==> design/flow/design.v <==
module control(
    input logic [6:0]op_cc, 
    input logic [2:0]fun3_c, 
    input logic [6:0]fun7_c, 
    input logic calu_br, 
    output logic cmem_wr, 
    output logic cbr, 
    output logic cmem_rd, 
    output logic creg_wr, 
    output logic cmem_reg, 
    output logic [5:0] calu_op, 
    output logic [2:0] cop_a, 
    output logic cop_b, 
    output logic i_type,  
    output logic r_type,
    output logic s_type,
    output logic sb_type,
    output logic u_type,
    output logic uj_type
);
    localparam  
                R_TYPE = 7'b0110011 , 
                R_TYPEW = 7'b0111011 , 
                I_TYPEL = 7'b0000011 , 
                I_TYPE = 7'b0010011 , 
                I_TYPEW = 7'b0011011 , 
                I_TYPEJ = 7'b1100111 , 
                I_TYPEE = 7'b1100111 , 
                S_TYPE = 7'b0100011 , 
                SB_TYPE = 7'b1100011 , 
                U_TYPE = 7'b0010111 , 
                UJ_TYPE = 7'b1101111 ; 
    assign creg_wr = ( (op_cc == R_TYPE) | (op_cc == R_TYPEW) | (op_cc == I_TYPE) | (op_cc == I_TYPEW)
                        | (op_cc == I_TYPEJ) | (op_cc == I_TYPEL) | (op_cc == U_TYPE) | (op_cc == UJ_TYPE)
                        | (op_cc == 7'h37)  
                      ) ? 1'b1 : 1'b0 ;
    assign cop_a = ( (op_cc == R_TYPE) | (op_cc == R_TYPEW) | (op_cc == I_TYPE) | (op_cc == I_TYPEW) | (op_cc == I_TYPEJ)
                        | (op_cc == I_TYPEL) | (op_cc == SB_TYPE)
                    ) ? 1'b1 : 1'b0 ;
    assign cop_b = ( (op_cc == R_TYPE) | (op_cc == R_TYPEW) | (op_cc == SB_TYPE) | (op_cc == S_TYPE)
                    ) ? 1'b1 : 1'b0 ;
    assign cmem_wr = (op_cc == S_TYPE) ? 1'b1 : 1'b0 ;
    assign cmem_rd = (op_cc == I_TYPEL) ? 1'b1 : 1'b0 ;
    assign cmem_reg = (op_cc == I_TYPEL) ? 1'b1 : 1'b0 ;
    assign cbr = (op_cc == SB_TYPE) && (calu_br == 1'b1) ? 1'b1 : 1'b0 ;
    assign i_type = ( (op_cc == I_TYPE) | (op_cc == I_TYPEE) | (op_cc == I_TYPEJ) | (op_cc == I_TYPEL)
                     | (op_cc == I_TYPEW) ) ? 1'b1 : 1'b0 ; 
    assign r_type = ( (op_cc == R_TYPE) | (op_cc == R_TYPEW) ) ? 1'b1 : 1'b0 ;
    assign s_type = (op_cc == S_TYPE) ? 1'b1 : 1'b0 ;
    assign sb_type = (op_cc == SB_TYPE) ? 1'b1 : 1'b0 ;
    assign u_type = (op_cc == U_TYPE) ? 1'b1 : 1'b0 ;
    assign uj_type = (op_cc == UJ_TYPE) ? 1'b1 : 1'b0 ;
    assign calu_op =   ((op_cc == 7'h03) && (fun3_c == 3'h0)) ? 6'd1 :  
                       ((op_cc == 7'h03) && (fun3_c == 3'h1)) ? 6'd2 :   
                       ((op_cc == 7'h03) && (fun3_c == 3'h2)) ? 6'd3 :   
                       ((op_cc == 7'h03) && (fun3_c == 3'h3)) ? 6'd4 :   
                       ((op_cc == 7'h03) && (fun3_c == 3'h4)) ? 6'd5 :   
                       ((op_cc == 7'h03) && (fun3_c == 3'h5)) ? 6'd6 :   
                       ((op_cc == 7'h03) && (fun3_c == 3'h6)) ? 6'd7 :   
                       ((op_cc == 7'h13) && (fun3_c == 3'h0)) ? 6'd8 :   
                       ((op_cc == 7'h13) && (fun3_c == 3'h1) && (fun7_c == 7'h0)) ? 6'd9 :   
                       ((op_cc == 7'h13) && (fun3_c == 3'h2)) ? 6'd10 :   
                       ((op_cc == 7'h13) && (fun3_c == 3'h3)) ? 6'd11 :   
                       ((op_cc == 7'h13) && (fun3_c == 3'h4)) ? 6'd12 :   
                       ((op_cc == 7'h13) && (fun3_c == 3'h5) && (fun7_c == 7'h00)) ? 6'd13 :   
                       ((op_cc == 7'h13) && (fun3_c == 3'h5) && (fun7_c == 7'h20)) ? 6'd14 :   
                       ((op_cc == 7'h13) && (fun3_c == 3'h6)) ? 6'd15 :   
                       ((op_cc == 7'h13) && (fun3_c == 3'h7)) ? 6'd16 :   
                       ((op_cc == 7'h17)) ? 6'd17 :   
                       ((op_cc == 7'h23) && (fun3_c == 3'h0)) ? 6'd18 :   
                       ((op_cc == 7'h23) && (fun3_c == 3'h1)) ? 6'd19 :   
                       ((op_cc == 7'h23) && (fun3_c == 3'h2)) ? 6'd20 :   
                       ((op_cc == 7'h23) && (fun3_c == 3'h3)) ? 6'd21 :   
                       ((op_cc == 7'h33) && (fun3_c == 3'h0) && (fun7_c == 7'h00)) ? 6'd22 :   
                       ((op_cc == 7'h33) && (fun3_c == 3'h0) && (fun7_c == 7'h20)) ? 6'd23 :   
                       ((op_cc == 7'h33) && (fun3_c == 3'h1) && (fun7_c == 7'h00)) ? 6'd24 :   
                       ((op_cc == 7'h33) && (fun3_c == 3'h2) && (fun7_c == 7'h00)) ? 6'd25 :   
                       ((op_cc == 7'h33) && (fun3_c == 3'h3) && (fun7_c == 7'h00)) ? 6'd26 :   
                       ((op_cc == 7'h33) && (fun3_c == 3'h4) && (fun7_c == 7'h00)) ? 6'd27 :   
                       ((op_cc == 7'h33) && (fun3_c == 3'h5) && (fun7_c == 7'h00)) ? 6'd28 :   
                       ((op_cc == 7'h33) && (fun3_c == 3'h5) && (fun7_c == 7'h20)) ? 6'd29 :   
                       ((op_cc == 7'h33) && (fun3_c == 3'h6) && (fun7_c == 7'h00)) ? 6'd30 :   
                       ((op_cc == 7'h33) && (fun3_c == 3'h7) && (fun7_c == 7'h00)) ? 6'd31 :   
                       ((op_cc == 7'h37)) ? 6'd32 :   
                       ((op_cc == 7'h63) && (fun3_c == 3'h0)) ? 6'd33 :   
                       ((op_cc == 7'h63) && (fun3_c == 3'h1)) ? 6'd34 :   
                       ((op_cc == 7'h63) && (fun3_c == 3'h4)) ? 6'd35 :   
                       ((op_cc == 7'h63) && (fun3_c == 3'h5)) ? 6'd36 :   
                       ((op_cc == 7'h63) && (fun3_c == 3'h6)) ? 6'd37 :   
                       ((op_cc == 7'h63) && (fun3_c == 3'h7)) ? 6'd38 :   
                       ((op_cc == 7'h67) && (fun3_c == 3'h0)) ? 6'd39 :   
                       ((op_cc == 7'h6F)) ? 6'd40 : 6'd0 ;  
endmodule
module imm_gen(
        input logic [31:0] instr,  
        output logic [31:0] imm  
    );
    always_comb begin
        imm = 32'd0;
        if (instr[6:0] == 7'h03 || instr[6:0] == 7'h13 || instr[6:0] == 7'h1B || instr[6:0] == 7'h67 || instr[6:0] == 7'h73)begin  
            imm = {{20{instr[31]}}, {instr [31:20]}};
        end
        else if (instr[6:0] == 7'h23)begin  
            imm = { {20{instr[31]}}, {instr [31:25],instr [11:7]}};
        end
        else if (instr[6:0] == 7'h63)begin  
            imm = { {19{instr[31]}},instr[31],instr[7],instr [30:25] ,instr[11:8],1'b0 };
        end
        else if (instr[6:0] == 7'h17 || instr[6:0] == 7'h37)begin  
            imm = {instr[31:12],12'b0};
        end
        else if (instr[6:0] == 7'h6F)begin  
            imm = { {11{instr[31]}}, instr[31], instr[19:12], instr[20], instr[30:21], 1'b0};
        end
    end
endmodule
module alu(
    input logic clk,
    input logic rst,  
    input logic [31:0] aop_a,
    input logic [31:0] aop_b,
    input logic [31:0] aimm,
    input logic [5:0] alu_op,
    input logic [31:0] apc,
    output logic cond,  
    output logic branch,
    output logic [31:0] result
);
always_comb begin
    cond = 1'b0;
    if (alu_op ==  6'd33)begin  
        if (aop_a == aop_b)begin
            cond = 1'b1;
        end 
    end
    if (alu_op ==  6'd34)begin  
        if (aop_a != aop_b)begin
            cond = 1'b1;
        end 
    end
    if (alu_op == 6'd35)begin  
        if ($signed(aop_a) < $signed(aop_b))begin
            cond = 1'b1;
        end 
    end
    if (alu_op == 6'd36)begin  
        if ($signed(aop_a) >= $signed(aop_b))begin
            cond = 1'b1;
        end     
    end
    if ($unsigned(alu_op) == $unsigned(6'd37))begin  
        if (aop_a < aop_b)begin
            cond = 1'b1;
        end 
    end
    if ($unsigned(alu_op) ==  $unsigned(6'd38))begin  
        if (aop_a >= aop_b)begin
            cond = 1'b1;
        end 
    end
end
always_ff @(posedge clk) begin
    if (rst == 1'b1)begin
        result <= 32'd0;
        branch <= 1'b0;
    end
    else begin
    branch <= cond;
    if (alu_op ==  6'd1)begin  
        result <= aop_a + aimm;
    end
    if (alu_op ==  6'd2)begin  
        result <= aop_a + aimm;
    end
    if (alu_op ==  6'd3)begin  
        result <= aop_a + aimm;
    end
    if (alu_op ==  6'd4)begin  
        result <= aop_a + aimm;
    end
    if (alu_op ==  6'd5)begin  
        result <= aop_a + aimm;
    end
    if (alu_op ==  6'd6)begin  
        result <= aop_a + aimm;
    end
    if (alu_op ==  6'd7)begin  
        result <= aop_a + aimm;
    end
    if (alu_op ==  6'd8)begin  
        result <= aop_a + aimm;
    end
    if (alu_op ==  6'd9)begin  
        result <= aop_a << aimm[4:0];
    end
    if (alu_op ==  6'd10)begin  
        result <= $signed(aop_a) < $signed(aimm) ? 32'd1 : 32'd0;
    end
    if ($unsigned(alu_op) == $unsigned(6'd11))begin  
        result <= aop_a < aimm ? 32'd1 : 32'd0;
    end
    if (alu_op ==  6'd12)begin  
        result <= aop_a ^ aimm;
    end
    if (alu_op ==  6'd13)begin  
        result <= aop_a >> aimm[4:0];
    end
    if (alu_op ==  6'd14)begin  
        result <= $signed(aop_a) >>> aimm[4:0];
    end
    if (alu_op ==  6'd15)begin  
        result <= aop_a | aimm;
    end
    if (alu_op ==  6'd16)begin  
        result <= aop_a & aimm;
    end
    if (alu_op ==  6'd17)begin  
        result <= apc + aimm;
    end
    if (alu_op ==  6'd18)begin  
        result <= aop_a + aimm;
    end
    if (alu_op ==  6'd19)begin  
        result <= aop_a + aimm;
    end
    if (alu_op ==  6'd20)begin  
        result <= aop_a + aimm;
    end
    if (alu_op ==  6'd21)begin  
        result <= aop_a + aimm;
    end
    if (alu_op ==  6'd22)begin  
        result <= aop_a + aop_b;
    end
    if (alu_op ==  6'd23)begin  
        result <= aop_a - aop_b;
    end
    if (alu_op ==  6'd24)begin  
        result <= aop_a << aop_b[4:0];
    end
    if (alu_op ==  6'd25)begin  
        result <= $signed(aop_a) < $signed(aop_b) ? 32'd1 : 32'd0;
    end
    if ($unsigned(alu_op) ==  $unsigned(6'd26))begin  
        result <= aop_a < aop_b ? 32'd1 : 32'd0;
    end
    if (alu_op ==  6'd27)begin  
        result <= aop_a ^ aop_b;
    end
    if (alu_op ==  6'd28)begin  
        result <= aop_a >> aop_b[4:0];
    end
    if (alu_op ==  6'd29)begin  
        result <= $signed(aop_a) >>> aop_b[4:0];
    end
    if (alu_op ==  6'd30)begin  
        result <= aop_a | aop_b;
    end
    if (alu_op ==  6'd31)begin  
        result <= aop_a & aop_b;
    end
    if (alu_op ==  6'd32)begin  
        result <= aimm;
    end
    if (alu_op ==  6'd39)begin  
        result <= apc + 32'd4;
    end
    if (alu_op ==  6'd40)begin  
        result <= apc + 32'd4;
    end
    end
end
endmodule
module ifu(
    input logic ibranch,  
    input logic i_typej,  
    input logic sb_type,  
    input logic uj_type,  
    input logic [31:0] iop_a,  
    input logic [31:0] imm,
    input logic [31:0] pci,  
    input logic clk, 
    input logic rst,  
    output logic [31:0] pc  
);
always_ff @(posedge clk) begin
    if (rst == 1'b1)begin
    pc <= 32'd0;
    end
    else if (sb_type == 1'b1 && ibranch == 1'b1)begin  
    pc <= pci + imm;
    end
    else if (i_typej == 1'b1)begin  
    pc <= (iop_a + imm) & 32'hFFFF_FFFE;
    end
    else if (uj_type == 1'b1)begin  
    pc <= pci + imm;
    end
    else begin
        pc <= pci + 32'd4;
    end
end
endmodule
module bolt_exec(
    input logic clk,
    input logic rst,  
    input logic [31:0] instr,  
    input logic [31:0] rs1,  
    input logic [31:0] rs2,  
    input logic [31:0] pc,  
    output logic [31:0] result,  
    output logic [31:0] next_pc,  
    output logic branch,  
    output logic reg_wr,  
    output logic mem_wr,  
    output logic mem_rd  
);
    logic cmem_wr, cbr, cmem_rd, creg_wr, cmem_reg, cop_b;
    logic [2:0] cop_a;
    logic [5:0] calu_op;
    logic i_type, r_type, s_type, sb_type, u_type, uj_type;
    logic [31:0] imm;
    logic cond;
    control u_control (
        .op_cc(instr[6:0]), .fun3_c(instr[14:12]), .fun7_c(instr[31:25]), .calu_br(cond),
        .cmem_wr(cmem_wr), .cbr(cbr), .cmem_rd(cmem_rd), .creg_wr(creg_wr), .cmem_reg(cmem_reg),
        .calu_op(calu_op), .cop_a(cop_a), .cop_b(cop_b),
        .i_type(i_type), .r_type(r_type), .s_type(s_type), .sb_type(sb_type), .u_type(u_type),
        .uj_type(uj_type)
    );
    imm_gen u_imm_gen (.instr(instr), .imm(imm));
    alu u_alu (
        .clk(clk), .rst(rst), .aop_a(rs1), .aop_b(rs2), .aimm(imm), .alu_op(calu_op), .apc(pc),
        .cond(cond), .branch(branch), .result(result)
    );
    ifu u_ifu (
        .ibranch(cbr), .i_typej(calu_op == 6'd39), .sb_type(sb_type), .uj_type(calu_op == 6'd40),
        .iop_a(rs1), .imm(imm), .pci(pc), .clk(clk), .rst(rst), .pc(next_pc)
    );
    always_ff @(posedge clk) begin
        if (rst == 1'b1)begin
            reg_wr <= 1'b0;
            mem_wr <= 1'b0;
            mem_rd <= 1'b0;
        end
        else begin
            reg_wr <= creg_wr;
            mem_wr <= cmem_wr;
            mem_rd <= cmem_rd;
        end
    end
endmodule
==> design/flow/run.sh <==
#!/bin/bash
# the make line also repeats each setting of config.mk as NAME=value (left out here)
make -C /OpenROAD-flow-scripts/flow DESIGN_CONFIG=/design/flow/config.mk WORK_HOME=/design/flow/orfs CLKGATE_MAP_FILE= finish
==> design/flow/config.mk <==
export PLATFORM = sky130hd
export DESIGN_NAME = bolt_exec
export DESIGN_NICKNAME = bolt_exec
export VERILOG_FILES = /design/flow/design.v
export SDC_FILE = /design/flow/constraint.sdc
export NUM_CORES = 4
export LEC_CHECK = 0
export ABC_AREA = 1
export CAP_MARGIN = 0
export CORE_ASPECT_RATIO = 1.17
export CORE_MARGIN = 2
export CORE_UTILIZATION = 72
export CTS_CLUSTER_DIAMETER = 198
export CTS_CLUSTER_SIZE = 14
export PLACE_DENSITY_LB_ADDON = 0.27
export SETUP_SLACK_MARGIN = 0.91
export SLEW_MARGIN = 40
==> design/flow/constraint.sdc <==
create_clock -name core_clock -period 5.2 [get_ports {clk}]
set_input_delay 1.0400 -clock core_clock [delete_from_list [all_inputs] [get_ports {clk}]]
set_output_delay 1.0400 -clock core_clock [all_outputs]
set_load 0.01 [all_outputs]
==> Slide: Implementation Results, run 1 <==
Physical Implementation Snapshot

Die
  • Chip area: ~35000 um2
  • Fp_density: between 70% and 80%
  • FP Rows: 72
  • Die Height: 203 um
  • I/O pin count: 198
  • Core Region: 33200 um2
  • DIE WIDTH: roughly 170 um

Synthesis
  • Adder-cell share of the synthesized area: 12.8%
  • Synth area leader: nand2_1
  • Post-Synthesis Cells: ~4700
  • Mux contribution to synthesized area: 0%
  • Floorplan Nets: a little over 5000
  • Post-synthesis register bit count: between 60 and 70
  • EDFF count, synth: 0
  • Post-Synth Simple-Gate Area: ~44%
  • Synth Flop Type: dfxtp_1
  • Max-area cell share: between 20% and 30%
  • Dominant cells by area after synthesis: nand2_1, ha_1, nand3_1
  • Ys Warns: 4
  • Count leader, synth: nand2_1
  • Syn Std Cell Area: 24400 um2
  • Main logic family after synthesis: simple AND/OR/NAND/NOR gates
  • Syn Area/Cell: roughly 5.2 um2
  • Yosys cell types: between 50 and 60
  • XOR Share, Synth: under 10%
  • Yosys Instances: between 4000 and 5000
  • Complex Gates by Area: between 10% and 20%
  • Yosys chip area: 24400 um2
  • Synth cell count leaders: nand2_1, inv_1, nand3_1
  • Sequential area share after synthesis: 5.58%
  • Asr flop ratio synth: 0%

Place
  • DP Area: 32400 um2
  • GPL Wtd Cong: roughly 1.4
  • Detail Placement HPWL: about 130000 um
  • Buffers on Ports: 197

Status
  • Error msg: [ERROR DPL-0038] Utilization greater than 100%, impossible to legalize
  • Run status: aborted with a tool error
  • Stopped at: 4_1_cts
[per-stage QoR]
step	power [mW]	cells	setup slack, ns	TNS (ns)
global placement	2.79	5801	-0.724	-13.13
floorplan	1.78	4678	0.700	0
detailed placement	3.03	5801	-1.42	-39.27
==> run 2: changes to the inputs <==
Settings changed: ABC_AREA 1 to not set, CAP_MARGIN 0 to 20, CORE_ASPECT_RATIO 1.17 to not set, CORE_UTILIZATION 72 to 69, CTS_CLUSTER_DIAMETER 198 to 387, CTS_CLUSTER_SIZE 14 to 91, PLACE_DENSITY set to 0.37, PLACE_DENSITY_LB_ADDON 0.27 to not set, SETUP_SLACK_MARGIN 0.91 to 0.5, SLEW_MARGIN 40 to 20.
Clock period 5.2 ns to 3.39 ns, I/O delays scaled along.
==> Slide: Implementation Results, run 2 <==
Physical Implementation Snapshot

Synthesis
  • Max-area cell share: 12.0% (was 24.5%)
  • Count leader, synth: a21oi_1 (was nand2_1)
  • XOR Share, Synth: 4.09% (was 4.31%)
  • Sequential area share after synthesis: 5.39% (was 5.58%)
  • Yosys cell types: 112 (was 52)
  • Yosys Instances: 3835 (was 4678)
  • Post-Synth Simple-Gate Area: 24.6% (was 44.0%)
  • Post-synthesis register bit count: 68 (unchanged)
  • Floorplan Nets: 4212 (was 5055)
  • Synth Flop Type: dfxtp_1 (unchanged)
  • Main logic family after synthesis: AND-OR/OR-AND gates (was simple AND/OR/NAND/NOR gates)
  • Yosys chip area: 25300 um2 (was 24400 um2)
  • Complex Gates by Area: 41.4% (was 19.7%)
  • Ys Warns: 4 (unchanged)
  • Asr flop ratio synth: 0% (unchanged)
  • Synth cell count leaders: a21oi_1, nand2_1, nor2_1 (was nand2_1, inv_1, nand3_1)
  • Post-Synthesis Cells: 3835 (was 4678)
  • EDFF count, synth: 0 (unchanged)
  • Adder-cell share of the synthesized area: 12.3% (was 12.8%)
  • Dominant cells by area after synthesis: ha_1, a21oi_1, dfxtp_1 (was nand2_1, ha_1, nand3_1)
  • Syn Std Cell Area: 25300 um2 (was 24400 um2)
  • Mux contribution to synthesized area: 4.54% (was 0%)
  • Syn Area/Cell: 6.59 um2 (was 5.21 um2)
  • Synth area leader: ha_1 (was nand2_1)

Die
  • FP Rows: 70 (was 72)
  • I/O pin count: 198 (unchanged)
  • Fp_density: 69.5% (was 73.4%)
  • Die Height: 195 um (was 203 um)
  • Core Region: 36300 um2 (was 33200 um2)
  • DIE WIDTH: 195 um (was 174 um)
  • Chip area: 38200 um2 (was 35400 um2)

Place
  • GPL Wtd Cong: 1.56 (was 1.45)
  • Buffers on Ports: 197 (unchanged)

Status
  • Stopped at: 3_5_place_dp (was 4_1_cts)
  • Run status: aborted with a tool error (unchanged)
  • Error msg: [ERROR DPL-0038] Utilization greater than 100%, impossible to legalize (unchanged)
run 2: through the flow:
step                    cells  power [mW]  cell area (um2)  TNS, ns
after floorplan          3835        2.90            26200   -34.02
after global placement   5608        5.07            38200  -110.22
==> run 3: changes to the inputs <==
Settings changed: CORE_UTILIZATION 69 to 58, CTS_CLUSTER_DIAMETER 387 to not set, CTS_CLUSTER_SIZE 91 to not set, PLACE_DENSITY 0.37 to not set, SETUP_SLACK_MARGIN 0.5 to 0.75, TNS_END_PERCENT set to 35.
Clock period 3.39 ns to 6.5 ns, I/O delays scaled along.
==> Slide: Implementation Results, run 3 <==
Physical Implementation Snapshot

Status
  • Run status: aborted with a tool error (unchanged)
  • Stopped at: 5_1_grt (was 3_5_place_dp)
  • Error msg: [ERROR GRT-0116] Global routing finished with congestion. Check the congestion regions in the DRC Viewer. (was [ERROR DPL-0038] Utilization greater than 100%, impossible to legalize)

Synthesis
  • Dominant cells by area after synthesis: ha_1, a21oi_1, dfxtp_1 (unchanged)
  • Yosys Instances: 3835 (unchanged)
  • EDFF count, synth: 0 (unchanged)
  • Mux contribution to synthesized area: 4.54% (unchanged)
  • Syn Area/Cell: 6.59 um2 (unchanged)
  • Post-Synth Simple-Gate Area: 24.6% (unchanged)
  • Count leader, synth: a21oi_1 (unchanged)
  • Asr flop ratio synth: 0% (unchanged)
  • Post-synthesis register bit count: 68 (unchanged)
  • Synth cell count leaders: a21oi_1, nand2_1, nor2_1 (unchanged)
  • Floorplan Nets: 4212 (unchanged)
  • Max-area cell share: 12.0% (unchanged)
  • Post-Synthesis Cells: 3835 (unchanged)
  • Adder-cell share of the synthesized area: 12.3% (unchanged)
  • Main logic family after synthesis: AND-OR/OR-AND gates (unchanged)
  • Yosys chip area: 25300 um2 (unchanged)
  • Sequential area share after synthesis: 5.39% (unchanged)
  • Syn Std Cell Area: 25300 um2 (unchanged)
  • Complex Gates by Area: 41.4% (unchanged)
  • Yosys cell types: 112 (unchanged)
  • Ys Warns: 4 (unchanged)
  • Synth Flop Type: dfxtp_1 (unchanged)
  • XOR Share, Synth: 4.09% (unchanged)
  • Synth area leader: ha_1 (unchanged)

CTS
  • Root Driver: clkbuf_16
  • H-tree Lvls: 3
  • CTS Sinks: 68
  • TritonCTS buffer count: 9
  • Bufs on Longest Clock Path: 2
  • Hold_buf cts: 0

Die
  • Core Region: 43100 um2 (was 36300 um2)
  • Die Height: 213 um (was 195 um)
  • I/O pin count: 198 (unchanged)
  • FP Rows: 76 (was 70)
  • Fp_density: 58.7% (was 69.5%)
  • Chip area: 45300 um2 (was 38200 um2)
  • DIE WIDTH: 213 um (was 195 um)

Place
  • Buffers on Ports: 197 (unchanged)
  • Detail Placement HPWL: 127000 um
  • GPL Wtd Cong: 1.46 (was 1.56)

Global routing
  • Gr ovfl total: 259
  • Gr usage total: roughly four fifths
-- run 3: what timing repair did --
| item | CTS |
|---|---|
| pin swaps | 2 |
| buffers inserted | 3 |
| setup endpoints to repair | 53 |
| cloned | 0 |
| resized | 63 |
-- run 3: through the flow --
step	std cells	setup WS [ns]	cell area (um2)
CTS	4683	0.651	30100
floorplan	3835	0.978	25300
detailed placement	4664	-0.481	29500
global placement	4664	-0.423	29500
-- run 3: metal layers --
| layer | overflow | global-route usage [%] |
|---|---|---|
| met1 | 4 | 80.6 |
| met4 | 101 | 74.1 |
| met2 | 144 | 91.8 |
| met3 | 8 | 65.4 |
| met5 | 2 | 37.2 |
==> run 4: changes to the inputs <==
Settings changed: CORE_UTILIZATION 58 to 50, SETUP_SLACK_MARGIN 0.75 to 0.5, TNS_END_PERCENT 35 to 5.
Clock period 6.5 ns to 5.64 ns, I/O delays scaled along.
==> Slide: Implementation Results, run 4 <==
Physical Implementation Snapshot

Status
  • Run status: aborted with a tool error (unchanged)
  • Stopped at: 5_1_grt (unchanged)
  • Error msg: [ERROR GRT-0116] Global routing finished with congestion. Check the congestion regions in the DRC Viewer. (unchanged)

Synthesis
  • Post-Synth Simple-Gate Area: 24.6% (unchanged)
  • XOR Share, Synth: 4.09% (unchanged)
  • Mux contribution to synthesized area: 4.54% (unchanged)
  • Count leader, synth: a21oi_1 (unchanged)
  • Sequential area share after synthesis: 5.39% (unchanged)
  • Adder-cell share of the synthesized area: 12.3% (unchanged)
  • Synth cell count leaders: a21oi_1, nand2_1, nor2_1 (unchanged)
  • Dominant cells by area after synthesis: ha_1, a21oi_1, dfxtp_1 (unchanged)
  • Complex Gates by Area: 41.4% (unchanged)
  • Yosys chip area: 25300 um2 (unchanged)
  • EDFF count, synth: 0 (unchanged)
  • Post-synthesis register bit count: 68 (unchanged)
  • Ys Warns: 4 (unchanged)
  • Syn Area/Cell: 6.59 um2 (unchanged)
  • Yosys cell types: 112 (unchanged)
  • Main logic family after synthesis: AND-OR/OR-AND gates (unchanged)
  • Syn Std Cell Area: 25300 um2 (unchanged)
  • Max-area cell share: 12.0% (unchanged)
  • Synth area leader: ha_1 (unchanged)
  • Yosys Instances: 3835 (unchanged)
  • Asr flop ratio synth: 0% (unchanged)
  • Post-Synthesis Cells: 3835 (unchanged)
  • Synth Flop Type: dfxtp_1 (unchanged)
  • Floorplan Nets: 4212 (unchanged)

Die
  • Chip area: 52400 um2 (was 45300 um2)
  • FP Rows: 82 (was 76)
  • Die Height: 229 um (was 213 um)
  • Core Region: 50100 um2 (was 43100 um2)
  • I/O pin count: 198 (unchanged)
  • DIE WIDTH: 229 um (was 213 um)
  • Fp_density: 50.5% (was 58.7%)

Place
  • GPL Wtd Cong: 1.44 (was 1.46)
  • DP Cell Count: 5269 (was 4664)
  • Buffers on Ports: 197 (unchanged)
  • Detail Placement HPWL: 143000 um (was 127000 um)
  • Pre-CTS setup slack: -0.941 ns (was -0.481 ns)

Global routing
  • Gr usage total: 73.2%
  • Gr ovfl total: 2

CTS
  • H-tree Lvls: 3 (unchanged)
  • TritonCTS buffer count: 9 (unchanged)
  • Bufs on Longest Clock Path: 2 (unchanged)
  • CTS Sinks: 68 (unchanged)
  • Hold_buf cts: 0 (unchanged)
  • Root Driver: clkbuf_16 (unchanged)
==> run 4: metal layers <==
layer  GRT overflow  global-route usage (%)
met3              0                    58.7
met2              0                    88.1
met1              0                    75.4
met5              0                    37.8
met4              2                    66.8
==> run 4: timing repair <==
| action | in CTS |
|---|---|
| resized | 123 |
| endpoints found under the setup margin | 59 |
| pin swaps | 43 |
| gates cloned | 1 |
| setup buffers | 27 |
==> run 4: through the flow <==
stage	util, %	TNS [ns]	total power, mW	area (um2)
after floorplan	-	0	1.69	25300
after global placement	67.4	-18.62	2.90	33800
after detailed placement	67.4	-21.20	2.93	33800
after CTS	69.4	0	3.58	34700
==> run 5: changes to the inputs <==
Settings changed: ABC_AREA set to 1, CELL_PAD_IN_SITES_GLOBAL_PLACEMENT set to 2, CORE_UTILIZATION 50 to 28, TNS_END_PERCENT 5 to not set.
Clock period 5.64 ns to 8.15 ns, I/O delays scaled along.
==> Slide: Implementation Results, run 5 <==
Key Metrics from the Run

Pwr
  • P_sw: between 1 and 1.5 mW
  • Internal power: 1.10 mW
  • Sw Share: a little over half
  • Pwr per Cell Area: 81.7 nW/um2
  • Leak Pwr: approximately 15 nW
  • P_comb: ~1.5 mW
  • Maximum vdd ir drop: just under 0.00009 V
  • Pwr top: combinational logic
  • Clock net power: between 0.4 and 0.5 mW
  • Logic gate share of total power: about two thirds
  • Seq pwr: 0.354 mW
  • Clk pwr share: between 10% and 20%
  • Sequential power share: around 15%

Detailed routing
  • Mean routed wirelength per cell: roughly 31 um
  • Final wirelength: between 150000 and 200000 um
  • Routed via count: 33200
  • Via density: 5.52
  • DRC: 0
  • ANT nets after route: 0
  • First-pass DRT Iterations: 6
  • DRT iter0 DRCs: approximately 4300

Synthesis
  • Post-Synthesis Cells: 4678 (was 3835)
  • Floorplan Nets: 5055 (was 4212)
  • Yosys Instances: 4678 (was 3835)
  • Max-area cell share: 24.5% (was 12.0%)
  • Dominant cells by area after synthesis: nand2_1, ha_1, nand3_1 (was ha_1, a21oi_1, dfxtp_1)
  • Synth area leader: nand2_1 (was ha_1)
  • Count leader, synth: nand2_1 (was a21oi_1)
  • Adder-cell share of the synthesized area: 12.8% (was 12.3%)
  • Syn Std Cell Area: 24400 um2 (was 25300 um2)
  • Post-synthesis register bit count: 68 (unchanged)
  • Synth cell count leaders: nand2_1, inv_1, nand3_1 (was a21oi_1, nand2_1, nor2_1)
  • Yosys cell types: 52 (was 112)
  • Asr flop ratio synth: 0% (unchanged)
  • Yosys chip area: 24400 um2 (was 25300 um2)
  • Syn Area/Cell: 5.21 um2 (was 6.59 um2)
  • Mux contribution to synthesized area: 0% (was 4.54%)
  • Post-Synth Simple-Gate Area: 44.0% (was 24.6%)
  • Synth Flop Type: dfxtp_1 (unchanged)
  • EDFF count, synth: 0 (unchanged)
  • Main logic family after synthesis: simple AND/OR/NAND/NOR gates (was AND-OR/OR-AND gates)
  • Ys Warns: 4 (unchanged)
  • Complex Gates by Area: 19.7% (was 41.4%)
  • Sequential area share after synthesis: 5.58% (was 5.39%)
  • XOR Share, Synth: 4.31% (was 4.09%)

CTS
  • Bufs on Longest Clock Path: 2 (unchanged)
  • CTS tree: yes
  • Clk slew on worst S/H paths: 0.06 ns
  • Root Driver: clkbuf_16 (unchanged)
  • TritonCTS buffer count: 9 (unchanged)
  • Clock Latency Late Sink: 0.36 ns
  • H-tree Lvls: 3 (unchanged)
  • CTS Sinks: 68 (unchanged)

Setup path
  • Crit-path max cell delay: 0.51 ns
  • Critical path endpoint: u_alu.result[25]$_SDFFE_PP0P_
  • Worst Setup SP: instr[6]
  • Reg-to-Reg End: u_alu.result[14]$_SDFFE_PP0P_
  • Req. time, crit path: about 8.4 ns
  • Most frequent CP cell: nand2_1
  • Reg2Reg Depth: 2
  • Crit path buf inv count: 4
  • Crit Path Max Fanout: 7
  • Critical Path Slowest Stage Cell: clkdlybuf4s50_1
  • Critical path's top delay family: AND-OR/OR-AND gates
  • Worst EP arrival: 7.43 ns
  • WS Path Type: primary input to flip-flop
  • Critical path startpoint category: primary input
  • WP depth: 35
  • CP Capture Type: flip-flop
  • Register-to-register setup slack: approximately 7.3 ns
  • RR Startpoint: u_alu.result[14]$_SDFFE_PP0P_

Global routing
  • Top Usage Layer GRT: met2
  • Pin count of the biggest net entering global routing: approximately 57
  • Gr ovfl total: 0
  • Vias in the first global route: between 30000 and 40000
  • Antenna violations before repair: 9
  • GRT met2 Usage: 58.0%
  • GR Layer Usage met1: around 56%
  • GRT met3 Usage: a little under an eighth
  • Global-route wire length before repair: about 260000 um
  • Gr usage total: just over 40%

Die
  • Chip area: 89500 um2 (was 52400 um2)
  • Core Region: 86500 um2 (was 50100 um2)
  • FP Rows: 108 (was 82)
  • DIE WIDTH: 299 um (was 229 um)
  • I/O pin count: 198 (unchanged)
  • Die Height: 299 um (was 229 um)
  • Fp_density: 28.2% (was 50.5%)

Final layout
  • FF+latch area: roughly 1400 um2
  • Cell area after layout: 28900 um2
  • Fillers: 10300
  • Logic area: between 15000 and 20000 um2
  • Nets@finish: 5233
  • Util after Layout: around a third
  • Synth-to-Final Area Change: 18.4%

Final timing
  • Final-report max-slew violation count: 0
  • RSZ-0062 raised after global routing: false
  • F_max: around 140 MHz
  • Min Tclk post-route: approximately 7.2 ns
  • Final Hold Violation Tally: 0
  • Final period utilization: 88.5%
  • Worst Tran Pin Value: between 1 and 1.5 ns
  • Final WS setup: ~0.94 ns
  • Setup TNS: 0 ns
  • Worst slew margin: about 28%
  • Final Setup Violations: 0
  • Worst Skew: 0 ns

Place
  • Detail Placement HPWL: 154000 um (was 143000 um)
  • Pre-CTS setup slack: 0.653 ns (was -0.941 ns)
  • Buffers on Ports: 197 (unchanged)
  • DP Area: 28500 um2 (was 33800 um2)
  • GPL Wtd Cong: 1.04 (was 1.44)

Min path
  • Worst Hold Launch: u_alu.result[27]$_SDFFE_PP0P_
  • Hold crit path type: flip-flop to flip-flop
  • Hold Path Sink: u_alu.result[27]$_SDFFE_PP0P_
  • Hold depth: 2

Run
  • Max-cap violation count: 0
  • Tool warnings: 175

Status
  • Run status: no timing/DRC/antenna violations (was aborted with a tool error)
run 5: routing by layer:
layer	up-vias	part of all wire (%)
li1	15500	-
met1	15700	44
met2	1769	40
met3	269	11
met4	12	5.5
met5	-	0.042
run 5: what timing repair did:
item | 4_1_cts | 5_1_grt
hold buffers | 0 | 0
setup buffers | 0 | 0
resized | 0 | 4
endpoints found under the setup margin | 0 | 7
run 5: final cells by class:
cell class / instances / area share, %
diodes: 4 / 0.0347
clock buffers: 10 / 0.793
clock inverters: 6 / 0.390
inverters: 594 / 7.72
multi-input cells: 3775 / 68.5
flip-flops and latches: 68 / 4.72
well taps: 1155 / 5.01
repair buffers: 408 / 12.8
run 5: through the flow:
stage | total power, mW | hold WS (ns) | instances
4_1_cts | 2.32 | 0.475 | 6016
5_1_grt | 2.47 | 0.499 | 6016
2_1_floorplan | 1.10 | 0.490 | 4678
3_3_place_gp | 1.86 | 0.459 | 5999
6_report | 2.36 | 0.478 | 6020
3_5_place_dp | 1.84 | 0.464 | 6000
==> run 6: changes to the inputs <==
Settings changed: ABC_AREA 1 to not set, CELL_PAD_IN_SITES_GLOBAL_PLACEMENT 2 to not set, CORE_UTILIZATION 28 to 61, CTS_CLUSTER_SIZE set to 71, GPL_ROUTABILITY_DRIVEN set to 0, MIN_ROUTING_LAYER set to met2, PLACE_DENSITY_LB_ADDON set to 0.16, SETUP_SLACK_MARGIN 0.5 to not set, TNS_END_PERCENT set to 65.
Clock period 8.15 ns to 9.98 ns, I/O delays scaled along.
==> Slide: Implementation Results, run 6 <==
Physical Implementation Snapshot

Status
  • Run status: aborted with a tool error (was no timing/DRC/antenna violations)
  • Stopped at: 5_1_grt
  • Error msg: [ERROR GRT-0116] Global routing finished with congestion. Check the congestion regions in the DRC Viewer.

Synthesis
  • Dominant cells by area after synthesis: ha_1, a21oi_1, dfxtp_1 (was nand2_1, ha_1, nand3_1)
  • XOR Share, Synth: 4.09% (was 4.31%)
  • Post-Synth Simple-Gate Area: 24.6% (was 44.0%)
  • Asr flop ratio synth: 0% (unchanged)
  • Synth Flop Type: dfxtp_1 (unchanged)
  • Count leader, synth: a21oi_1 (was nand2_1)
  • Syn Area/Cell: 6.59 um2 (was 5.21 um2)
  • EDFF count, synth: 0 (unchanged)
  • Yosys Instances: 3835 (was 4678)
  • Post-synthesis register bit count: 68 (unchanged)
  • Post-Synthesis Cells: 3835 (was 4678)
  • Floorplan Nets: 4212 (was 5055)
  • Main logic family after synthesis: AND-OR/OR-AND gates (was simple AND/OR/NAND/NOR gates)
  • Ys Warns: 4 (unchanged)
  • Synth area leader: ha_1 (was nand2_1)
  • Max-area cell share: 12.0% (was 24.5%)
  • Complex Gates by Area: 41.4% (was 19.7%)
  • Yosys cell types: 112 (was 52)
  • Syn Std Cell Area: 25300 um2 (was 24400 um2)
  • Sequential area share after synthesis: 5.39% (was 5.58%)
  • Adder-cell share of the synthesized area: 12.3% (was 12.8%)
  • Mux contribution to synthesized area: 4.54% (was 0%)
  • Yosys chip area: 25300 um2 (was 24400 um2)
  • Synth cell count leaders: a21oi_1, nand2_1, nor2_1 (was nand2_1, inv_1, nand3_1)

Die
  • FP Rows: 74 (was 108)
  • Chip area: 43100 um2 (was 89500 um2)
  • Fp_density: 61.9% (was 28.2%)
  • Core Region: 40800 um2 (was 86500 um2)
  • Die Height: 208 um (was 299 um)
  • I/O pin count: 198 (unchanged)
  • DIE WIDTH: 208 um (was 299 um)

CTS
  • Post-CTS setup buffer count: 0 (unchanged)
  • Bufs on Longest Clock Path: 2 (unchanged)
  • Cts repair resizes: 0 (unchanged)
  • CTS Sinks: 68 (unchanged)
  • TritonCTS buffer count: 9 (unchanged)
  • Root Driver: clkbuf_16 (unchanged)
  • Hold_buf cts: 0 (unchanged)
  • H-tree Lvls: 3 (unchanged)

Place
  • Buffers on Ports: 197 (unchanged)
  • DP Area: 27800 um2 (was 28500 um2)
  • Detail Placement HPWL: 117000 um (was 154000 um)
  • DP Cell Count: 4390 (was 6000)

Global routing
  • Gr usage total: 117%
  • Gr ovfl total: a little under 5000
==> run 6: metrics by stage <==
step | hold slack (ns) | worst slack, ns | util (%)
4_1_cts | 0.520 | 1.69 | 68.7
3_3_place_gp | 0.494 | 1.42 | 68.0
2_1_floorplan | 0.503 | 3.76 | -
3_5_place_dp | 0.509 | 1.30 | 68.0
==> run 6: layer usage <==
| layer | global-route usage, % | GRT overflow |
|---|---|---|
| met1 | - | - |
| met2 | 105 | 1022 |
| met3 | 142 | 3069 |
| met4 | 100 | 489 |
| met5 | 118 | 244 |
==> run 7: changes to the inputs <==
Settings changed: CORE_UTILIZATION 61 to 70, CTS_CLUSTER_SIZE 71 to 25, GPL_ROUTABILITY_DRIVEN 0 to not set, MIN_ROUTING_LAYER met2 to not set, PLACE_DENSITY_LB_ADDON 0.16 to 0.01, SETUP_SLACK_MARGIN set to 0.5, TNS_END_PERCENT 65 to not set.
Clock period 9.98 ns to 3.09 ns, I/O delays scaled along.
==> Slide: Implementation Results, run 7 <==
Physical Implementation Snapshot

Synthesis
  • Sequential area share after synthesis: 5.39% (unchanged)
  • Yosys chip area: 25300 um2 (unchanged)
  • Dominant cells by area after synthesis: ha_1, a21oi_1, dfxtp_1 (unchanged)
  • Post-synthesis register bit count: 68 (unchanged)
  • Synth cell count leaders: a21oi_1, nand2_1, nor2_1 (unchanged)
  • Post-Synthesis Cells: 3835 (unchanged)
  • Mux contribution to synthesized area: 4.54% (unchanged)
  • XOR Share, Synth: 4.09% (unchanged)
  • Ys Warns: 4 (unchanged)
  • Synth Flop Type: dfxtp_1 (unchanged)
  • Floorplan Nets: 4212 (unchanged)
  • Complex Gates by Area: 41.4% (unchanged)
  • Max-area cell share: 12.0% (unchanged)
  • Yosys cell types: 112 (unchanged)
  • Syn Std Cell Area: 25300 um2 (unchanged)
  • Adder-cell share of the synthesized area: 12.3% (unchanged)
  • Syn Area/Cell: 6.59 um2 (unchanged)
  • Count leader, synth: a21oi_1 (unchanged)
  • Post-Synth Simple-Gate Area: 24.6% (unchanged)
  • Synth area leader: ha_1 (unchanged)
  • Asr flop ratio synth: 0% (unchanged)
  • EDFF count, synth: 0 (unchanged)
  • Main logic family after synthesis: AND-OR/OR-AND gates (unchanged)
  • Yosys Instances: 3835 (unchanged)

Place
  • GPL Wtd Cong: between 1.5 and 2
  • Buffers on Ports: 197 (unchanged)

Die
  • FP Rows: 69 (was 74)
  • Core Region: 35600 um2 (was 40800 um2)
  • DIE WIDTH: 194 um (was 208 um)
  • Fp_density: 71.1% (was 61.9%)
  • Die Height: 194 um (was 208 um)
  • I/O pin count: 198 (unchanged)
  • Chip area: 37600 um2 (was 43100 um2)

Status
  • Stopped at: 3_5_place_dp (was 5_1_grt)
  • Run status: aborted with a tool error (unchanged)
  • Error msg: [ERROR DPL-0038] Utilization greater than 100%, impossible to legalize (was [ERROR GRT-0116] Global routing finished with congestion. Check the congestion regions in the DRC Viewer.)
## run 7: through the flow
| stage | total power, mW | hold slack [ns] | setup TNS (ns) | instances | cell area, um2 |
|---|---|---|---|---|---|
| floorplan | 3.18 | 0.503 | -49.56 | 3835 | 26200 |
| global placement | 5.59 | 0.490 | -125.27 | 5635 | 38500 |
==> run 8: changes to the inputs <==
Settings changed: CORE_UTILIZATION 70 to 40, CTS_CLUSTER_SIZE 25 to not set, PLACE_DENSITY_LB_ADDON 0.01 to not set, SETUP_SLACK_MARGIN 0.5 to 1.39, TNS_END_PERCENT set to 10.
Clock period 3.09 ns to 5.26 ns, I/O delays scaled along.
==> Slide: Implementation Results, run 8 <==
Key Metrics from the Run

Synthesis
  • Asr flop ratio synth: 0% (unchanged)
  • XOR Share, Synth: 4.09% (unchanged)
  • Synth Flop Type: dfxtp_1 (unchanged)
  • Syn Area/Cell: 6.59 um2 (unchanged)
  • Synth cell count leaders: a21oi_1, nand2_1, nor2_1 (unchanged)
  • Max-area cell share: 12.0% (unchanged)
  • Dominant cells by area after synthesis: ha_1, a21oi_1, dfxtp_1 (unchanged)
  • Syn Std Cell Area: 25300 um2 (unchanged)
  • EDFF count, synth: 0 (unchanged)
  • Post-synthesis register bit count: 68 (unchanged)
  • Post-Synth Simple-Gate Area: 24.6% (unchanged)
  • Floorplan Nets: 4212 (unchanged)
  • Main logic family after synthesis: AND-OR/OR-AND gates (unchanged)
  • Yosys cell types: 112 (unchanged)
  • Post-Synthesis Cells: 3835 (unchanged)
  • Complex Gates by Area: 41.4% (unchanged)
  • Yosys Instances: 3835 (unchanged)
  • Yosys chip area: 25300 um2 (unchanged)
  • Adder-cell share of the synthesized area: 12.3% (unchanged)
  • Count leader, synth: a21oi_1 (unchanged)
  • Ys Warns: 4 (unchanged)
  • Mux contribution to synthesized area: 4.54% (unchanged)
  • Synth area leader: ha_1 (unchanged)
  • Sequential area share after synthesis: 5.39% (unchanged)

Pwr
  • Logic gate share of total power: between 70% and 80%
  • Pwr top: combinational logic
  • P_sw: around 2.3 mW
  • P_comb: ~3.4 mW
  • Internal power: between 2 and 2.5 mW
  • Maximum vdd ir drop: 0.000185 V
  • Seq pwr: 0.590 mW
  • Pwr per Cell Area: 118 nW/um2
  • Sequential power share: between 10% and 20%
  • Leak Pwr: between 15 and 20 nW
  • Clk pwr share: between 10% and 20%
  • Clock net power: approximately 0.8 mW
  • Sw Share: between 40% and 50%
  • Power consumption: just under 5 mW

Setup path
  • CP Capture Type: flip-flop
  • Worst EP arrival: between 5 and 6 ns
  • RR Startpoint: u_alu.result[24]$_SDFFE_PP0P_
  • Worst Setup SP: rs1[26]
  • Critical path startpoint category: primary input
  • WS Path Type: primary input to flip-flop
  • Critical path's top delay family: simple AND/OR/NAND/NOR gates
  • Reg-to-Reg End: u_alu.result[24]$_SDFFE_PP0P_
  • Crit Path Max Fanout: 5
  • Crit path buf inv count: 7
  • Worst path cell trace: clkdlybuf4s50_1 > inv_1 > ha_1 > nor4_1 > buf_4 > nand2_1 > nor4_1 > buf_4 > nor2b_1 > nor3_1 > a221o_2 > nor2_4 > or2_4 > buf_6 > buf_6 > buf_12 > o22ai_1
  • WP depth: 17
  • Crit-path max cell delay: between 0.7 and 0.8 ns
  • Register-to-register setup slack: 3.89 ns
  • Critical Path Slowest Stage Cell: nor4_1
  • Req. time, crit path: between 5 and 6 ns
  • Reg2Reg Depth: 4
  • Critical path endpoint: u_ifu.pc[29]$_SDFF_PP0_

Global routing
  • Vias in the first global route: between 40000 and 50000
  • Global-route wire length before repair: between 300000 and 400000 um
  • Gr usage total: 64.3%
  • Antenna violations before repair: 20
  • Gr ovfl total: 0
  • Pin count of the biggest net entering global routing: 34

Min path
  • Hold crit path type: flip-flop to flip-flop
  • Hold Path Sink: u_alu.result[8]$_SDFFE_PP0P_
  • Worst Hold Launch: u_alu.result[8]$_SDFFE_PP0P_
  • Hold depth: 2

Final layout
  • Logic area: approximately 24000 um2
  • Nets@finish: roughly 5500
  • Synth-to-Final Area Change: 62.2%
  • FF+latch area: between 1000 and 1500 um2
  • Fillers: ~5600

CTS
  • Clock Latency Late Sink: around 0.41 ns
  • Hold_buf cts: 0
  • H-tree Lvls: 3
  • TritonCTS buffer count: 9
  • Root Driver: clkbuf_16
  • Clk slew on worst S/H paths: around 0.070 ns
  • Bufs on Longest Clock Path: 2
  • CTS tree: yes
  • CTS Sinks: just under 70

Status
  • Run status: no timing/DRC/antenna violations (was aborted with a tool error)

Die
  • Die Height: 255 um (was 194 um)
  • I/O pin count: 198 (unchanged)
  • Fp_density: 40.3% (was 71.1%)
  • Core Region: 62700 um2 (was 35600 um2)
  • FP Rows: 92 (was 69)
  • DIE WIDTH: 255 um (was 194 um)
  • Chip area: 65200 um2 (was 37600 um2)

Final timing
  • Final-report max-slew violation count: 0
  • Final Hold Violation Tally: 0
  • Hold Slack: between 0.5 and 0.6 ns
  • Worst Skew: 0 ns
  • Final period utilization: between 90% and 100%
  • Final Setup Violations: 0
  • F_max: ~200 MHz
  • Worst Tran Pin Value: between 1 and 1.5 ns
  • Worst slew margin: between 5 and 6%
  • Min Tclk post-route: 5.08 ns
  • RSZ-0062 raised after global routing: true

Detailed routing
  • DRT iter0 DRCs: around 8400
  • First-pass DRT Iterations: 22
  • Top layer in use: met5
  • DRC: 0
  • Final wirelength: around 220000 um
  • Met3 Wirelength: between 40000 and 50000 um
  • ANT nets after route: 0
  • Via density: between 7 and 8
  • M1 wire length: between 70000 and 80000 um
  • Mean routed wirelength per cell: 36.8 um
  • Routed via count: around 44000
  • DR WL met2: slightly below 80000 um

Place
  • Detail Placement HPWL: ~170000 um
  • Buffers on Ports: 197 (unchanged)
  • GPL Wtd Cong: 1.23 (was 1.64)

Run
  • Max-cap violation count: 0
  • Tool warnings: roughly 180
==> run 8: routing by layer <==
| metal | vias up | GRT usage, % |
|---|---|---|
| li1 | 17200 | - |
| met1 | 20400 | 71.3 |
| met2 | 4849 | 82.8 |
| met4 | 16 | 55.3 |
| met3 | 1769 | 42.0 |
| met5 | - | 5.34 |
==> run 8: stage by stage <==
stage / instances / instance area (um2) / worst slack (ns) / setup TNS [ns] / utilization, %
floorplan: 3835 / 25900 / 0.558 / 0 / -
global placement: 5860 / 37900 / -0.805 / -20.52 / 60.4
detailed placement: 5860 / 37900 / -0.867 / -23.50 / 60.4
CTS: 5962 / 40400 / 0.471 / 0 / 64.5
global route: 5984 / 40900 / 0.202 / 0 / 65.3
finish: 6005 / 41000 / 0.177 / 0 / 65.3
==> run 8: cell type report <==
| cell class | count | area share (%) |
|---|---|---|
| multi-input cells | 3298 | 58.9 |
| diodes | 28 | 0.171 |
| inverters | 159 | 1.51 |
| well taps | 846 | 2.58 |
| clock buffers | 10 | 0.583 |
| flip-flops and latches | 68 | 3.32 |
| clock inverters | 5 | 0.244 |
| repair buffers | 1591 | 32.7 |
==> run 8: repair_timing <==
item | CTS | global route
pin swaps | 152 | 51
gates cloned | 4 | 0
setup endpoints to repair | 65 | 65
setup buffers | 83 | 15
resized | 409 | 80
endpoints found under the hold margin | 0 | 0
==> run 9: changes to the inputs <==
Settings changed: CORE_UTILIZATION 40 to 28, CTS_CLUSTER_DIAMETER set to 398, CTS_CLUSTER_SIZE set to 96, SETUP_SLACK_MARGIN 1.39 to 0.5.
Clock period 5.26 ns to 6.5 ns, I/O delays scaled along.
==> Slide: Implementation Results, run 9 <==
Key Metrics from the Run

Detailed routing
  • Final wirelength: 236000 um (was 221000 um)
  • Routed via count: 39700 (was 44200)
  • ANT nets after route: 0 (unchanged)
  • First-pass DRT Iterations: 7 (was 22)
  • Via density: 6.84 (was 7.36)
  • DRT iter0 DRCs: 6613 (was 8398)
  • Mean routed wirelength per cell: 40.7 um (was 36.8 um)
  • DRC: 0 (unchanged)

Min path
  • Hold depth: 1 (was 2)
  • Worst Hold Launch: u_alu.result[20]$_SDFFE_PP0P_ (was u_alu.result[8]$_SDFFE_PP0P_)
  • Hold crit path type: flip-flop to flip-flop (unchanged)
  • Hold Path Sink: u_alu.result[20]$_SDFFE_PP0P_ (was u_alu.result[8]$_SDFFE_PP0P_)

Die
  • Die Height: 304 um (was 255 um)
  • FP Rows: 110 (was 92)
  • Chip area: 92700 um2 (was 65200 um2)
  • I/O pin count: 198 (unchanged)
  • Core Region: 89700 um2 (was 62700 um2)
  • Fp_density: 28.2% (was 40.3%)
  • DIE WIDTH: 304 um (was 255 um)

CTS
  • CTS tree: yes (unchanged)
  • Root Driver: clkbuf_16 (unchanged)
  • CTS Sinks: 68 (unchanged)
  • H-tree Lvls: 3 (unchanged)
  • Clk slew on worst S/H paths: 0.07 ns (about the same)
  • Hold_buf cts: 0 (unchanged)
  • Clock Latency Late Sink: 0.42 ns (was 0.41 ns)
  • TritonCTS buffer count: 9 (unchanged)
  • Bufs on Longest Clock Path: 2 (unchanged)

Global routing
  • Pin count of the biggest net entering global routing: 36 (was 34)
  • Gr ovfl total: 0 (unchanged)
  • Global-route wire length before repair: 314000 um (was 303000 um)
  • Gr usage total: 48.9% (was 64.3%)
  • Vias in the first global route: 36900 (was 40800)
  • Antenna violations before repair: 32 (was 20)

Pwr
  • Seq pwr: 0.481 mW (was 0.590 mW)
  • Maximum vdd ir drop: 0.000152 V (was 0.000185 V)
  • Pwr per Cell Area: 99.2 nW/um2 (was 118 nW/um2)
  • P_comb: 2.37 mW (was 3.44 mW)
  • P_sw: 1.80 mW (was 2.35 mW)
  • Clock net power: 0.606 mW (was 0.792 mW)
  • Logic gate share of total power: 68.6% (was 71.3%)
  • Clk pwr share: 17.5% (was 16.4%)
  • Sequential power share: 13.9% (was 12.2%)
  • Pwr top: combinational logic (unchanged)
  • Sw Share: 52.1% (was 48.7%)
  • Leak Pwr: 15.3 nW (was 18.5 nW)
  • Power consumption: 3.46 mW (was 4.82 mW)
  • Internal power: 1.66 mW (was 2.48 mW)

Place
  • Pre-CTS setup slack: -0.499 ns (was -0.867 ns)
  • Detail Placement HPWL: 191000 um (was 172000 um)
  • Buffers on Ports: 197 (unchanged)
  • GPL Wtd Cong: 1.14 (was 1.23)

Synthesis
  • Yosys Instances: 3835 (unchanged)
  • Post-Synthesis Cells: 3835 (unchanged)
  • Yosys cell types: 112 (unchanged)
  • Count leader, synth: a21oi_1 (unchanged)
  • Adder-cell share of the synthesized area: 12.3% (unchanged)
  • Syn Area/Cell: 6.59 um2 (unchanged)
  • Main logic family after synthesis: AND-OR/OR-AND gates (unchanged)
  • Dominant cells by area after synthesis: ha_1, a21oi_1, dfxtp_1 (unchanged)
  • Mux contribution to synthesized area: 4.54% (unchanged)
  • Syn Std Cell Area: 25300 um2 (unchanged)
  • Asr flop ratio synth: 0% (unchanged)
  • Synth area leader: ha_1 (unchanged)
  • Sequential area share after synthesis: 5.39% (unchanged)
  • Max-area cell share: 12.0% (unchanged)
  • Ys Warns: 4 (unchanged)
  • XOR Share, Synth: 4.09% (unchanged)
  • Post-Synth Simple-Gate Area: 24.6% (unchanged)
  • Floorplan Nets: 4212 (unchanged)
  • Post-synthesis register bit count: 68 (unchanged)
  • Yosys chip area: 25300 um2 (unchanged)
  • Complex Gates by Area: 41.4% (unchanged)
  • EDFF count, synth: 0 (unchanged)
  • Synth cell count leaders: a21oi_1, nand2_1, nor2_1 (unchanged)
  • Synth Flop Type: dfxtp_1 (unchanged)

Setup path
  • Worst path cell trace: clkdlybuf4s50_1 > inv_1 > fa_1 > nor2_1 > o311ai_0 > buf_4 > a211oi_1 > o21bai_1 > buf_4 > a21oi_1 > buf_4 > o31ai_1 > a21oi_1 > buf_4 > o21ai_0 > a221o_1 > or2_1 > buf_12 > o2bb2ai_1 (was clkdlybuf4s50_1 > inv_1 > ha_1 > nor4_1 > buf_4 > nand2_1 > nor4_1 > buf_4 > nor2b_1 > nor3_1 > a221o_2 > nor2_4 > or2_4 > buf_6 > buf_6 > buf_12 > o22ai_1)
  • Worst Setup SP: rs1[1] (was rs1[26])
  • Crit-path max cell delay: 0.69 ns (was 0.78 ns)
  • Most frequent CP cell: buf_4
  • Critical Path Slowest Stage Cell: clkdlybuf4s50_1 (was nor4_1)
  • Critical path startpoint category: primary input (unchanged)
  • Register-to-register setup slack: 5.07 ns (was 3.89 ns)
  • Req. time, crit path: 6.79 ns (was 5.53 ns)
  • Reg-to-Reg End: u_alu.result[3]$_SDFFE_PP0P_ (was u_alu.result[24]$_SDFFE_PP0P_)
  • WS Path Type: primary input to flip-flop (unchanged)
  • Crit path buf inv count: 7 (unchanged)
  • CP Capture Type: flip-flop (unchanged)
  • Crit Path Max Fanout: 25 (was 5)
  • RR Startpoint: u_alu.result[3]$_SDFFE_PP0P_ (was u_alu.result[24]$_SDFFE_PP0P_)
  • WP depth: 19 (was 17)
  • Critical path endpoint: u_ifu.pc[16]$_SDFF_PP0_ (was u_ifu.pc[29]$_SDFF_PP0_)
  • Reg2Reg Depth: 4 (unchanged)
  • Worst EP arrival: 6.39 ns (was 5.35 ns)
  • Critical path's top delay family: AND-OR/OR-AND gates (was simple AND/OR/NAND/NOR gates)

Final timing
  • Final-report max-slew violation count: 0 (unchanged)
  • Min Tclk post-route: approximately 6.1 ns
  • RSZ-0062 raised after global routing: true (unchanged)
  • Worst Tran Pin Value: 1.34 ns (was 1.41 ns)
  • Final WS setup: 0.394 ns (was 0.177 ns)
  • Worst Skew: 0 ns (unchanged)
  • Worst slew margin: 10.3% (was 5.60%)
  • F_max: approximately 160 MHz
  • Final period utilization: 93.9% (was 96.6%)
  • Final Hold Violation Tally: 0 (unchanged)
  • Final Setup Violations: 0 (unchanged)

Final layout
  • Nets@finish: 4982 (was 5504)
  • Synth-to-Final Area Change: 38.0% (was 62.2%)

Run
  • Tool warnings: 175 (was 176)
  • Max-cap violation count: 0 (unchanged)

Status
  • Run status: no timing/DRC/antenna violations (unchanged)
[run 9: cell type report]
| type | instances | area, um2 |
|---|---|---|
| timing repair buffer | 1069 | 8830 |
| inverter | 159 | 597 |
| clock buffer | 12 | 256 |
| sequential | 68 | 1360 |
| tap | 1176 | 1470 |
| clock inverter | 2 | 35.0 |
| fill | 9741 | 54800 |
| multi-input combinational | 3298 | 22300 |
| antenna | 18 | 45.0 |
[run 9: repair_timing]
action / in CTS / in global routing
buffers inserted: 0 / 5
pin swaps: 0 / 9
setup endpoints to repair: 44 / 53
resized: 17 / 50
[run 9: routing by layer]
metal  track usage [%]  vias up  share of wire [%]  routed length, um
met5              1.50        -               0.20                484
met3              20.5      887                 15              35300
li1                  -    16100                  -                  -
met2              65.8     3542                 38              88700
met4              35.6       20                8.7              20700
met1              61.3    19100                 39              91200
[run 9: through the flow]
step	utilization, %	cell area [um2]	hold slack [ns]	std cells	TNS [ns]
global placement	38.3	34300	0.498	5765	-3.45
detailed placement	38.3	34300	0.504	5765	-4.10
finish	38.9	34900	0.521	5802	0
global route	38.8	34800	0.523	5786	0
floorplan	-	25300	0.503	3835	0
CTS	38.6	34700	0.520	5779	0
Power figures rest on the tool's default switching activity, not on a simulated workload.
